## matrix_mul
module matrix_mul(
    input wire clk,
    input wire reset,
    input wire start,
    input wire [8:0][7:0] matrix_a,
    input wire [8:0][7:0] matrix_b,
    output reg [8:0][15:0] result,
    output reg done
);
Settings: LEC_CHECK=0, CAP_MARGIN=20, CELL_PAD_IN_SITES_GLOBAL_PLACEMENT=0, CORE_ASPECT_RATIO=0.5, CORE_MARGIN=2, CORE_UTILIZATION=45, CTS_CLUSTER_DIAMETER=336, CTS_CLUSTER_SIZE=71, GPL_TIMING_DRIVEN=1, MAX_ROUTING_LAYER=met5, PLACE_DENSITY=0.41, SLEW_MARGIN=20, TNS_END_PERCENT=5; clock period 4.44 ns.
run.sh (not shown) runs the stock make flow with config.mk's settings and CLKGATE_MAP_FILE=.
The first run completed and failed the layout checks on setup timing.
==> next run, changes <==
- ABC_AREA: unset -> 1
- CORE_UTILIZATION: 45 -> 49
- SETUP_SLACK_MARGIN: unset -> -0.1
=> The new run produced a layout that fails on setup timing. Maximum frequency climbs by 8.2%. Global-route usage climbs by 5.6 points. Non-clock buffer count drops by 9. Sequential share of layout area drops by 1.4 points. Die area drops by 4.0%. Via count climbs by 33%.
==> next run, changes <==
- ABC_AREA: 1 -> unset
- CORE_ASPECT_RATIO: 0.5 -> 0.86
- CORE_UTILIZATION: 49 -> 56
- CTS_CLUSTER_DIAMETER: 336 -> unset
- CTS_CLUSTER_SIZE: 71 -> unset
- SETUP_SLACK_MARGIN: -0.1 -> unset
- TNS_END_PERCENT: 5 -> unset
- clock period: 4.44 -> 5.94 ns (I/O delays scaled with it)
What happened: The new run produced a layout that fails on setup timing; routed wire length falls by 24%; design area is lower by about 6%; setup slack improves by 1.1 ns; area after synthesis came out lower by 4.2%; final cell count falls by 24%.
==> next run, changes <==
- CORE_ASPECT_RATIO: 0.86 -> 1.48
- CORE_UTILIZATION: 56 -> 58
- CTS_CLUSTER_SIZE: unset -> 87
- SETUP_SLACK_MARGIN: unset -> 1.29
- TNS_END_PERCENT: unset -> 5
- clock period: 5.94 -> 4.44 ns (I/O delays scaled with it)
The new run produced a layout that fails on setup timing.
Via count is higher by roughly a tenth.
Synthesized cell count is unchanged.
Final area increases by a few percent.
Sequential share of layout area shrinks by 1.7 points.
First-iteration DRC count increases by about a fifth.
Global-route usage went up by 3.2 points.
Final cell count goes up slightly.
Flip-flop count does not change.
Count of clock-buffer cells in the layout stays the same.
Utilization went up by 9.0 points.
==> next run, changes <==
- CORE_ASPECT_RATIO: 1.48 -> 0.5
- CORE_UTILIZATION: 58 -> 61
- CTS_CLUSTER_SIZE: 87 -> unset
- PLACE_DENSITY: 0.41 -> 0.56
- SETUP_SLACK_MARGIN: 1.29 -> -0.34
- clock period: 4.44 -> 4.39 ns (I/O delays scaled with it)
=> The changed run ran to the end with violations: setup timing. Sequential cell count is unchanged. Global-route usage grows by 14 points. Cell area shrinks by 4.2%. Wire length grows by about 33%. Count of clock-buffer cells in the layout shrinks by 1. First-iteration DRC count grows by 140%.
==> next run, changes <==
- CORE_UTILIZATION: 61 -> 58
- PLACE_DENSITY: 0.56 -> 0.41
- clock period: 4.39 -> 4.44 ns (I/O delays scaled with it)
The new run finished but fails on setup timing.
Maximum frequency climbs by 7.1%.
Routed wire length shrinks by 24%.
Critical path depth increases by 2.

## run 1
The RTL this note starts from:
==> flow/design.v <==
module matrix_mul(
    input wire clk,
    input wire reset,
    input wire start,
    input wire [8:0][7:0] matrix_a,
    input wire [8:0][7:0] matrix_b,
    output reg [8:0][15:0] result,
    output reg done
);
reg [3:0] state;
reg [3:0] i, j, k;
reg [15:0] sum;
localparam IDLE = 4'd0, MULTIPLY = 4'd1, DONE = 4'd2;
always @(posedge clk or posedge reset) begin
    if (reset) begin
        state <= IDLE;
        done <= 0;
        i <= 0;
        j <= 0;
        k <= 0;
        sum <= 0;
    end else begin
        case (state)
            IDLE: begin
                if (start) begin
                    state <= MULTIPLY;
                    i <= 0;
                    j <= 0;
                    k <= 0;
                    sum <= 0;
                    done <= 0;
                end
            end
            MULTIPLY: begin
                if (k == 3) begin
                    result[i*3 + j] <= sum;
                    sum <= 0;
                    k <= 0;
                    if (j == 2) begin
                        j <= 0;
                        if (i == 2) begin
                            state <= DONE;
                        end else begin
                            i <= i + 1;
                        end
                    end else begin
                        j <= j + 1;
                    end
                end else begin
                    sum <= sum + matrix_a[i*3 + k] * matrix_b[k*3 + j];
                    k <= k + 1;
                end
            end
            DONE: begin
                done <= 1;
                state <= IDLE;
            end
        endcase
    end
end
endmodule
make LEC_CHECK=0 CAP_MARGIN=20 CORE_MARGIN=2 CORE_UTILIZATION=68 CTS_CLUSTER_DIAMETER=180 CTS_CLUSTER_SIZE=37 PLACE_DENSITY=0.6 SLEW_MARGIN=20 TNS_END_PERCENT=5 finish   # period 6.76 ns
The flow completed for run 1, but it is not clean: the layout still shows setup timing.
The following lists how run 2 was set up differently from run 1:
# run 1
export LEC_CHECK = 0
export CAP_MARGIN = 20
export CORE_MARGIN = 2
export CORE_UTILIZATION = 68
export CTS_CLUSTER_DIAMETER = 180
export CTS_CLUSTER_SIZE = 37
export PLACE_DENSITY = 0.6
export SLEW_MARGIN = 20
export TNS_END_PERCENT = 5
create_clock -name core_clock -period 6.76 [get_ports {clk}]
# run 2
export LEC_CHECK = 0
export CAP_MARGIN = 20
export CORE_MARGIN = 2
export CORE_UTILIZATION = 66
export SLEW_MARGIN = 20
export TNS_END_PERCENT = 70
create_clock -name core_clock -period 6.67 [get_ports {clk}]
--- outcome ---
Compared with run 1, run 2 shows a post-placement cell count that is about 1.3% higher.
Reported for run 2 and run 1, average footprint of a synthesized cell turned out identical to the last digit.
Run 2 vs run 1 — core region area climbed slightly
Run 2 got as far as 5_1_grt, where a tool error ended the run.
Ran to the end and failed final checks on setup timing: run 1.
TritonCTS buffer count came out exactly the same in run 2 and run 1.
Run 2 against run 1: post-synth tally of flip-flops with integrated enable saw little to no change, count of instances resized after the clock tree is built now larger, pre-placement core utilization lower.
Per the comparison of run 2 with run 1, cell count after synthesis roughly the same; overall die height higher; half-perimeter wire length after detailed placement lower.
Relative to run 1, the placed standard-cell area measured on run 2 has increased slightly.
Input changes introduced in run 3 (baseline for comparison: run 2):
# run 2
export LEC_CHECK = 0
export CAP_MARGIN = 20
export CORE_MARGIN = 2
export CORE_UTILIZATION = 66
export SLEW_MARGIN = 20
export TNS_END_PERCENT = 70
create_clock -name core_clock -period 6.67 [get_ports {clk}]
# run 3
export LEC_CHECK = 0
export CAP_MARGIN = 20
export CORE_MARGIN = 2
export CORE_UTILIZATION = 59
export CTS_CLUSTER_SIZE = 89
export SETUP_SLACK_MARGIN = 1.15
export SLEW_MARGIN = 20
export TNS_END_PERCENT = 5
create_clock -name core_clock -period 4.39 [get_ports {clk}]
Results
No crash in run 3: every stage finished, but the layout fails its final checks due to setup timing. Run 3 -> run 2: yosys cell count delta 0, exact match. When run 3 is set beside run 2, its die extent in x turns out to be 5.6% larger. [run 3] die outline area rose 12% relative to run 2. On area figure in the yosys stat output, run 2 and run 3 are basically level. NOTE number of standard-cell rows in the floorplan run 2->run 3 increased by a few percent. Taking run 2 as the reference, in run 3 count of hold-fix buffers inserted at cts neither gained nor lost much; fraction of registers with async set/reset ~0 delta; post-CTS setup buffer count shows an increase of 14; total placed cells including tap cells climbed 87; count of instances resized after the clock tree is built rose by 112.
What run 4 does differently from run 3 at the input level:
# run 3
export LEC_CHECK = 0
export CAP_MARGIN = 20
export CORE_MARGIN = 2
export CORE_UTILIZATION = 59
export CTS_CLUSTER_SIZE = 89
export SETUP_SLACK_MARGIN = 1.15
export SLEW_MARGIN = 20
export TNS_END_PERCENT = 5
create_clock -name core_clock -period 4.39 [get_ports {clk}]
# run 4
export LEC_CHECK = 0
export CAP_MARGIN = 20
export CORE_MARGIN = 2
export CORE_UTILIZATION = 59
export SETUP_SLACK_MARGIN = -0.35
export SLEW_MARGIN = 20
export TNS_END_PERCENT = 5
create_clock -name core_clock -period 4.39 [get_ports {clk}]
Findings:
- First-iteration DRC count: run 4 lower than run 3
- Looking at setup TNS after final layout, run 4 sits 4.26 ns above run 3.
- Looking at uppermost layer routed, the met5 result is from run 3; the met4 one comes from run 4.
- Compared with run 3, run 4 improves minimum clock period.
- Relative to run 3, highest fanout seen on the critical path has gone down in run 4.
- Run 4 vs. run 3: relative area of non-clock buffer cells in the final design held, final number of setup-violating endpoints picked up an extra 10, wire length of the first global-routing pass shows a reduction of 7200 um, total wire length after detailed routing lost 9500 um.
- Sequential cell area share ended up 1.0 points higher on run 4 than on run 3.
- Of run 3 and run 4, not a single run came through the flow clean.
- STATUS run=run 4 STAGES=ALL_DONE FINAL_CHECKS=FAILED CAUSE=setup timing
- Completing all stages was not enough for run 3: its layout failed the final checks because of setup timing.
#### Input delta (run 5 over run 4)
# run 4
export LEC_CHECK = 0
export CAP_MARGIN = 20
export CORE_MARGIN = 2
export CORE_UTILIZATION = 59
export SETUP_SLACK_MARGIN = -0.35
export SLEW_MARGIN = 20
export TNS_END_PERCENT = 5
create_clock -name core_clock -period 4.39 [get_ports {clk}]
# run 5
export LEC_CHECK = 0
export CAP_MARGIN = 20
export CORE_MARGIN = 2
export CORE_UTILIZATION = 37
export PLACE_DENSITY = 0.6
export SLEW_MARGIN = 20
create_clock -name core_clock -period 7.91 [get_ports {clk}]
Results
- Per the final summary, run 5 finished and its layout is clean on timing, DRC and antenna.
- Lower largest net degree at the start of global routing goes to run 4 over run 5.
- Compared with run 4, run 5 shows a lower clock skew.
- Between run 5 and run 4, the register share of the cell area is higher for run 5.
- Post-CTS setup buffer count, run 5 and run 4: larger value in run 4
